== build 52 ==
## System
module System(
	clk,
	rst,
	mbed,
	select,
	GreenBlueServoOut,
	RedServoOut,
	BinRecycleServoOut,
	RedBlueServoOut,
	GreenOtherServoOut,
	dispenseBlueLED,
	dispenseComplete,
	dispenseGreenLED,
	dispenseRedLED,
	mainState,
	mbedOutput,
	results,
	sortBlueLED,
	sortComplete,
	sortGreenLED,
	sortRedLED
);
Size in the first run: roughly 0.019 sq mm of cells after synthesis.
export LEC_CHECK = 0
export ABC_AREA = 1
export CAP_MARGIN = 20
export CORE_ASPECT_RATIO = 0.5
export CORE_MARGIN = 2
export CORE_UTILIZATION = 72
export CTS_CLUSTER_DIAMETER = 298
export CTS_CLUSTER_SIZE = 14
export PLACE_DENSITY_LB_ADDON = 0.21
export SETUP_SLACK_MARGIN = 0.95
export SLEW_MARGIN = 20
create_clock -name core_clock -period 3.16 [get_ports {clk}]
run.sh (not shown) runs the stock make flow with config.mk's settings and CLKGATE_MAP_FILE=.
Build 52: PASS, flow complete, no timing, DRC or antenna violations
Setup changes, build 52 to build 32
- changing CTS_CLUSTER_SIZE from 14 to 10
- removing CTS_CLUSTER_DIAMETER (formerly 298)
- changing PLACE_DENSITY_LB_ADDON from 0.21 to 0.19
- removing ABC_AREA (formerly 1)
- removing CORE_ASPECT_RATIO (formerly 0.5)
- changing SETUP_SLACK_MARGIN from 0.95 to 0.93
- Build 32 has time the final worst path needs with I/O delays and setup above what build 52 had.
- The higher fraction of the core area covered by cells at the end of the flow came out of build 32.
- Build 52 → build 32: fraction of area in registers rose by 1.4 points; total die size fell by 5.9%; worst hold slack stayed essentially flat; number of nets produced by synthesis fell by 562.
- Multi-input combinational cell count went down by more than 10% going from build 52 to build 32.
- Build 32: area fraction in compound gates after synthesis 1.4 points below build 52
- Compared with build 52, build 32 shows a critical path depth that is 5 higher.
- When the final numbers for build 52 and build 32 were put side by side, the number of standard cells after synthesis turned out to be smaller in build 32.
Input changes introduced in build 88 (baseline for comparison: build 32):
- PLACE_DENSITY_LB_ADDON: 0.19 -> 0.12
- CTS_CLUSTER_SIZE: 10 -> 23
- SETUP_SLACK_MARGIN: 0.93 -> 0.92
### Flow results
- Between build 32 and build 88, clock period minus final worst setup slack increased.
- Build 88 vs. build 32: static leakage went up by 1.8%.
- Against build 32, build 88 comes in 0.75 points higher on global-route usage over all layers.
- Per the comparison of build 88 with build 32, combinational share of power essentially unchanged; first-pass GRT wire length rose about 1.9%; via count rose by about 1.5%.
- Build 88: detailed-route wire length higher than build 32
The following lists how build 9 was set up differently from build 88:
- HOLD_SLACK_MARGIN newly set to 0.29
- ABC_AREA newly set to 0
- SETUP_SLACK_MARGIN changed from 0.92 to 0.93
- CTS_CLUSTER_DIAMETER newly set to 376
- CTS_CLUSTER_SIZE changed from 23 to 11
==> results <==
Build 9 against build 88: leftover overflow at the end of global routing now sits at about the same level; final critical path time including I/O delays and setup now sits lower.
Diff build 88..build 9 | number of standard-cell rows in the floorplan | negligible
Relative to build 88, share of total power in the clock network has decreased by 4.3 points in build 9.
Relative to build 88, part of the cycle the worst path needs has decreased by 1.3 points in build 9.
Build 9 -> build 88: basic-gate share of the synthesized area counting and, or, nand and nor cells delta 0, exact match
Where final worst setup slack is concerned, build 88 is outperformed by build 9.
Relative to build 88, the number of inserted filler cells in the final layout measured on build 9 has increased by a few percent.
Combinational power share, build 88 and build 9: smaller value in build 88
In the route summary, build 9 ends up with a via count below that of build 88.

---

System again, from the RTL that the note above started with.
clock: 4.79 ns
lec_check: 0
cap_margin: 20
core_margin: 2
core_utilization: 65
slew_margin: 20
The first run passed the timing, design-rule and antenna checks.
Rerun with:
Settings changed: CORE_UTILIZATION 65 to 40.
Clock period 4.79 ns to 6.97 ns, I/O delays scaled along.
Outcome: Setup slack improves by 1.5 ns. Wire length went up by 3.9%. Power goes down by 30%. Utilization went down by 27 points. Cell count goes up by 10%. Final area goes up by 2.0%. Clock skew drops by 0.0086 ns. Sequential power went down by 31%.
Power and IR drop assume default switching activity.
